// dualPortRAM
module dualPortRAM(clk,rst,wr_en,rd_en,din,wr_add,rd_add,dout);
Size: about 1,900 cells after synthesis, roughly 520 flip-flops, about 32 I/O pins, ~24,000 µm² of cells after synthesis.
Settings: LEC_CHECK=0, CAP_MARGIN=20, CELL_PAD_IN_SITES_GLOBAL_PLACEMENT=3, CORE_ASPECT_RATIO=1.42, CORE_MARGIN=2, CORE_UTILIZATION=40, GPL_ROUTABILITY_DRIVEN=0, MAX_ROUTING_LAYER=met4, PLACE_DENSITY_LB_ADDON=0.29, SETUP_SLACK_MARGIN=-0.32, SLEW_MARGIN=20; clock period 3.6 ns.
run.sh (not shown) runs the stock make flow with config.mk's settings and CLKGATE_MAP_FILE=.
The starting point went through all stages and came out clean.
Change:
ABC_AREA = 1   (was not set)
CELL_PAD_IN_SITES_DETAIL_PLACEMENT = 1   (was not set)
CELL_PAD_IN_SITES_GLOBAL_PLACEMENT = 2   (was 3)
CORE_ASPECT_RATIO = not set   (was 1.42)
CORE_MARGIN = 10   (was 2)
CTS_CLUSTER_SIZE = 54   (was not set)
GPL_TIMING_DRIVEN = 1   (was not set)
MIN_ROUTING_LAYER = met2   (was not set)
PLACE_DENSITY_LB_ADDON = not set   (was 0.29)
SETUP_SLACK_MARGIN = not set   (was -0.32)
SLEW_MARGIN = 40   (was 20)
TNS_END_PERCENT = 20   (was not set)
clock period = 2.28 ns   (was 3.6 ns; I/O delays follow)
Outcome: The new run completed and failed the layout checks on setup timing. Power climbs by about 70%. Non-clock buffer count is higher by 84. Cell count came out higher by about 44%.

dualPortRAM again, from the RTL that the note above started with.
==> flow/config.mk <==
export PLATFORM = sky130hd
export DESIGN_NAME = dualPortRAM
export DESIGN_NICKNAME = dualPortRAM
export VERILOG_FILES = /design/flow/design.v
export SDC_FILE = /design/flow/constraint.sdc
export NUM_CORES = 4
export LEC_CHECK = 0
export ABC_AREA = 1
export CAP_MARGIN = 20
export CELL_PAD_IN_SITES_DETAIL_PLACEMENT = 1
export CELL_PAD_IN_SITES_GLOBAL_PLACEMENT = 2
export CORE_MARGIN = 10
export CORE_UTILIZATION = 40
export CTS_CLUSTER_SIZE = 54
export GPL_TIMING_DRIVEN = 1
export HOLD_SLACK_MARGIN = 0.24
export MAX_ROUTING_LAYER = met4
export MIN_ROUTING_LAYER = met2
export SLEW_MARGIN = 40
export TNS_END_PERCENT = 20
==> flow/constraint.sdc <==
create_clock -name core_clock -period 2.28 [get_ports {clk}]
set_input_delay 0.4560 -clock core_clock [delete_from_list [all_inputs] [get_ports {clk}]]
set_output_delay 0.4560 -clock core_clock [all_outputs]
set_load 0.01 [all_outputs]
The first run produced a layout that fails on negative setup slack.
Then changed:
==> flow/config.mk (replaced) <==
export PLATFORM = sky130hd
export DESIGN_NAME = dualPortRAM
export DESIGN_NICKNAME = dualPortRAM
export VERILOG_FILES = /design/flow/design.v
export SDC_FILE = /design/flow/constraint.sdc
export NUM_CORES = 4
export LEC_CHECK = 0
export CAP_MARGIN = 20
export CORE_MARGIN = 2
export CORE_UTILIZATION = 67
export SETUP_SLACK_MARGIN = 0.7
export SLEW_MARGIN = 20
==> flow/constraint.sdc (replaced) <==
create_clock -name core_clock -period 2.57 [get_ports {clk}]
set_input_delay 0.5140 -clock core_clock [delete_from_list [all_inputs] [get_ports {clk}]]
set_output_delay 0.5140 -clock core_clock [all_outputs]
set_load 0.01 [all_outputs]
=> This time the run ran to the end with no violations. Cell area rises by about 5.5%. Clock-buffer cell count shrinks by 15. Synthesized cell count goes down by 38%. Synthesized area went up by 1.8%. Core utilization went up by 38 points. Power fell by 13%.

== run A ==
Starting RTL as in the previous note.
clock: 2.04 ns
lec_check: 0
cap_margin: 20
core_margin: 2
core_utilization: 66
setup_slack_margin: 0.59
slew_margin: 20
From the logs: run A reached the end of the flow and failed the layout checks with negative setup slack.
Changes in run B relative to run A:
Settings: CORE_UTILIZATION: 66 -> 64; CTS_CLUSTER_SIZE: unset -> 35; TNS_END_PERCENT: unset -> 5; SETUP_SLACK_MARGIN: 0.59 -> unset; the clock period (ns, I/O delays scaled along): 2.04 -> 2.95.
Every stage of run B finished as expected; the final checks, on the other hand, flagged negative setup slack, which means the layout fails. Run B vs run A: worst slack at placement up. Global-route wire length before repair delta (run B − run A): favourable. Floorplan-stage core utilization sits lower in run B than in run A. Lower part of the total power dissipated in combinational logic among run B and run A: run B. Final area down about 13% in run B wrt run A. Compared to run A, run B has post-synthesis to final-layout area growth 18 points lower.
For run C, these inputs were changed with respect to run B:
Settings: removing CTS_CLUSTER_SIZE (formerly 35); setting SETUP_SLACK_MARGIN to 0.33 for the first time; removing TNS_END_PERCENT (formerly 5); changing CORE_UTILIZATION from 64 to 40; changing the clock period (ns, I/O delays scaled along) from 2.95 to 3.57.
Results
Having completed the whole flow, run C delivered a layout that passed the timing, design-rule and antenna checks.
As of run C, number of placed instances with taps included had risen by a little under 10% compared to run B.
Run C ended with more clock network contribution to total cell area than run B.
Against run B as the reference, run C delivers a higher register share of the cell area.
Relative to run B, the layout overhead on the synthesized area of run C is lower by 0.46 points.
Run C reports a higher fill cell total of the finished layout than run B does.
Vias: run C below run B
Going from run B to run C, the non-clock buffer count was found to have gone down by 95.
Input-level comparison between run D and run C:
Settings: changing CORE_UTILIZATION from 40 to 72; changing CAP_MARGIN from 20 to 5; changing SETUP_SLACK_MARGIN from 0.33 to 0.65; setting ABC_AREA to 1 for the first time; setting CTS_CLUSTER_SIZE to 15 for the first time; setting PLACE_DENSITY to 0.94 for the first time; changing the clock period (ns, I/O delays scaled along) from 3.57 to 2.22.
### Flow results
- Run D did not finish; a tool error ended it in 5_1_grt.
- Per the comparison of run D with run C, total cells reported by yosys after synthesis went up 1121; synthesized area divided by synthesized cell count went down.
- Number of nets produced by synthesis for run D is higher than for run C.
- For the synthesized cell count, run D came in about 60% higher than run C did.
- In run D, the area after synthesis came out about 1.8% below the value in run C.
- Going from run C to run D, area reported by Yosys stat shrank slightly.

== run 1 ==
The RTL this note starts from:
==> flow/design.v <==
`timescale 1ns / 1ps
module dualPortRAM(clk,rst,wr_en,rd_en,din,wr_add,rd_add,dout);
	input clk,rst;
	input wr_en, rd_en;
	input [5:0] wr_add,rd_add;
	input [7:0] din;
	output reg [7:0] dout;
	reg [7:0] ram [63:0];
	integer i;
	always@(posedge clk or posedge rst)begin
		if(rst)begin
			for(i=0;i<64;i=i+1)begin
				ram[i] <= 8'd0;
			end
			dout <=8'd0;
		end
		else begin
			if(wr_en)begin
				ram[wr_add] <= din;
			end
			if(rd_en)begin
				dout <= ram[rd_add];
			end
		end
	end
endmodule
clock: 5.67 ns
lec_check: 0
cap_margin: 20
cell_pad_in_sites_global_placement: 0
core_aspect_ratio: 1.27
core_margin: 2
core_utilization: 33
place_density_lb_addon: 0.2
slew_margin: 20
Run 1 reached the final stage; the timing, design-rule and antenna checks on its layout passed.
## Diff of input files: run 2 against run 1
-- flow/config.mk --
<<< run 1, line 9
export CELL_PAD_IN_SITES_GLOBAL_PLACEMENT = 0
export CORE_ASPECT_RATIO = 1.27
>>> run 2, line 9
<<< run 1, line 12
export CORE_UTILIZATION = 33
export PLACE_DENSITY_LB_ADDON = 0.2
>>> run 2, line 10
export CORE_UTILIZATION = 40
==> flow/constraint.sdc <==
create_clock -name core_clock -period 3.57 [get_ports {clk}]
set_input_delay 0.7140 -clock core_clock [delete_from_list [all_inputs] [get_ports {clk}]]
set_output_delay 0.7140 -clock core_clock [all_outputs]
set_load 0.01 [all_outputs]
## What came out
Run 2 ran to completion and came out clean on the timing, design-rule and antenna checks.
Run 1 → run 2: worst slack on hold paths increased by 3.1 ps relative to the old numbers; switching part of the total power went down; portion of the clock cycle consumed by the worst path in the final layout went up.
Run 2 ended up with a lower post-placement worst setup slack than run 1 did.
Run 1 → run 2: worst setup slack lower, final instance count without filler cells dropped 0.92%, combinational cell fraction of total power stayed essentially flat.
Measured against each other, run 2 and run 1 differ in fraction of cell area in non-clock buffers, the higher figure coming from run 2.
First-iteration DRC count was higher in run 2 than in run 1.
Edits applied to the flow inputs when going from run 2 to run 3:
-- flow/config.mk --
<<< run 2, line 10
export CORE_UTILIZATION = 40
>>> run 3, line 10
export CORE_UTILIZATION = 69
export CTS_CLUSTER_DIAMETER = 90
export CTS_CLUSTER_SIZE = 23
export PLACE_DENSITY = 0.65
export SETUP_SLACK_MARGIN = -0.15
==> flow/constraint.sdc <==
create_clock -name core_clock -period 1.98 [get_ports {clk}]
set_input_delay 0.3960 -clock core_clock [delete_from_list [all_inputs] [get_ports {clk}]]
set_output_delay 0.3960 -clock core_clock [all_outputs]
set_load 0.01 [all_outputs]
Results
Nothing crashed in run 3 and all stages finished; the problem is that the final layout failed, the offending checks being negative setup slack.
Run 3 has less setup slack than run 2.
The higher routing usage on met3 came out of run 3.
Looking at arrival time at the worst endpoint across run 2 and run 3, the one that comes out higher is run 2.
Run 2 → run 3: detailed-route wire length on metal 1 decreased by 22% relative to the old numbers; first-pass GRT wire length level.

Setup of P:
// dualPortRAM: RTL as listed in full above, without the edits since
==> flow/config.mk <==
export PLATFORM = sky130hd
export DESIGN_NAME = dualPortRAM
export DESIGN_NICKNAME = dualPortRAM
export VERILOG_FILES = /design/flow/design.v
export SDC_FILE = /design/flow/constraint.sdc
export NUM_CORES = 4
export LEC_CHECK = 0
export ABC_AREA = 0
export CAP_MARGIN = 20
export CORE_MARGIN = 2
export CORE_UTILIZATION = 69
export CTS_CLUSTER_DIAMETER = 44
export CTS_CLUSTER_SIZE = 46
export GPL_ROUTABILITY_DRIVEN = 1
export GPL_TIMING_DRIVEN = 1
export PLACE_DENSITY_LB_ADDON = 0.04
export SETUP_SLACK_MARGIN = 0.61
export SLEW_MARGIN = 20
==> flow/constraint.sdc <==
create_clock -name core_clock -period 2.12 [get_ports {clk}]
set_input_delay 0.4240 -clock core_clock [delete_from_list [all_inputs] [get_ports {clk}]]
set_output_delay 0.4240 -clock core_clock [all_outputs]
set_load 0.01 [all_outputs]
P terminated abnormally: global routing (5_1_grt) reported GRT-0116.
## Diff of input files: Q against P
- ABC_AREA no longer set, was 0
- PLACE_DENSITY_LB_ADDON no longer set, was 0.04
- CAP_MARGIN now 5, was 20
- GPL_TIMING_DRIVEN no longer set, was 1
- SETUP_SLACK_MARGIN now -0.21, was 0.61
- CORE_UTILIZATION now 67, was 69
- CTS_CLUSTER_DIAMETER no longer set, was 44
- CTS_CLUSTER_SIZE no longer set, was 46
- GPL_ROUTABILITY_DRIVEN no longer set, was 1
- the clock period (ns, I/O delays scaled along) now 2.22, was 2.12
## What came out
Layout checks on Q: not met. Flow itself completed; violations: setup timing. Number of nets produced by synthesis essentially unchanged between Q and P. From P to Q, chip area from the yosys synthesis statistics did not move at all. The higher worst slack at placement of Q and P is in P. Comparing P against Q, there is no change at all in post-synth design cell area. The number of cells in the design after placement of P and that of Q are within noise of each other. Die area: Q worse than P. The number of gates resized after CTS in P is 6.5 times that in Q. Count of unique library cells instantiated by Yosys came out exactly the same in Q and P. Horizontal die dimension (Q over P): increase, 1.5%. Going from P to Q, number of clock buffers inserted by TritonCTS shows an increase of 8.3%, final weighted congestion in routability-driven placement decreased 7.3%.
Inputs modified between Q and R:
- changing CORE_UTILIZATION from 67 to 66
- removing SETUP_SLACK_MARGIN (formerly -0.21)
- changing CAP_MARGIN from 5 to 20
- changing the clock period (ns, I/O delays scaled along) from 2.22 to 2.95
Results
R finished every stage; the final checks, however, were not passed, the failures being setup timing.
Total power for R: 28% down relative to Q
R vs Q on number of global-route vias before repair: R is the lower one.
Taking Q as the reference point, the vertical die dimension of R rises by about 0.7%.
Compared with Q, R shows a higher sequential share of power.
Summary of R over Q: final worst hold slack moved up; layout overhead on the synthesized area went down; switching power as a share of total power +0.55 points.
Relative to Q, the logic share of the area of R is higher by 0.65 points.
R: CTS buffer count is 1 higher than what Q reported.
| non-clock buffer count | lower: R |
Setup changes, R to S
- GPL_ROUTABILITY_DRIVEN now 0, previously not set
- SETUP_SLACK_MARGIN now -0.32, previously not set
- CORE_ASPECT_RATIO now 1.42, previously not set
- CORE_UTILIZATION now 26, was 66
- MAX_ROUTING_LAYER now met4, previously not set
- CTS_CLUSTER_DIAMETER now 96, previously not set
- CELL_PAD_IN_SITES_GLOBAL_PLACEMENT now 3, previously not set
- PLACE_DENSITY_LB_ADDON now 0.08, previously not set
- the clock period (ns, I/O delays scaled along) now 3.6, was 2.95
R completed end to end; final checks failed (setup timing).
S reached the final stage; the timing, design-rule and antenna checks on its layout passed.
Per the comparison of S with R, register-to-register slack up 0.75 ns; switching power saw a decrease.
Against R, S reports a combinational fraction of design power that is lower.
Edits applied to the flow inputs when going from S to T:
- ABC_AREA newly set to 0
- CTS_CLUSTER_DIAMETER changed from 96 to 44
- SETUP_SLACK_MARGIN changed from -0.32 to -0.03
- CORE_ASPECT_RATIO removed (was 1.42)
- PLACE_DENSITY newly set to 0.65
- CTS_CLUSTER_SIZE newly set to 46
- PLACE_DENSITY_LB_ADDON removed (was 0.08)
- GPL_ROUTABILITY_DRIVEN changed from 0 to 1
- CORE_UTILIZATION changed from 26 to 66
- GPL_TIMING_DRIVEN newly set to 1
- CELL_PAD_IN_SITES_GLOBAL_PLACEMENT removed (was 3)
- MAX_ROUTING_LAYER removed (was met4)
- the clock period (ns, I/O delays scaled along) changed from 3.6 to 2.05
Results
- T ran in full, but the layout does not pass; the checks complain about setup timing.
- The final reports for T and S show final area higher in the former.
- T vs S — wire length of the first global-routing pass dropped 25 mm.
- Looking at global routing met1 resource utilization, T sits 35 points higher than S does.
- Diff T and S: final cycle utilization of the critical path higher in T
- Going from S to T, combinational fraction of design power rose 0.9 points, routed wire length fell about 20%, via count rose about 15%.
No activity file was given, so power comes from the tool's default toggle rates.
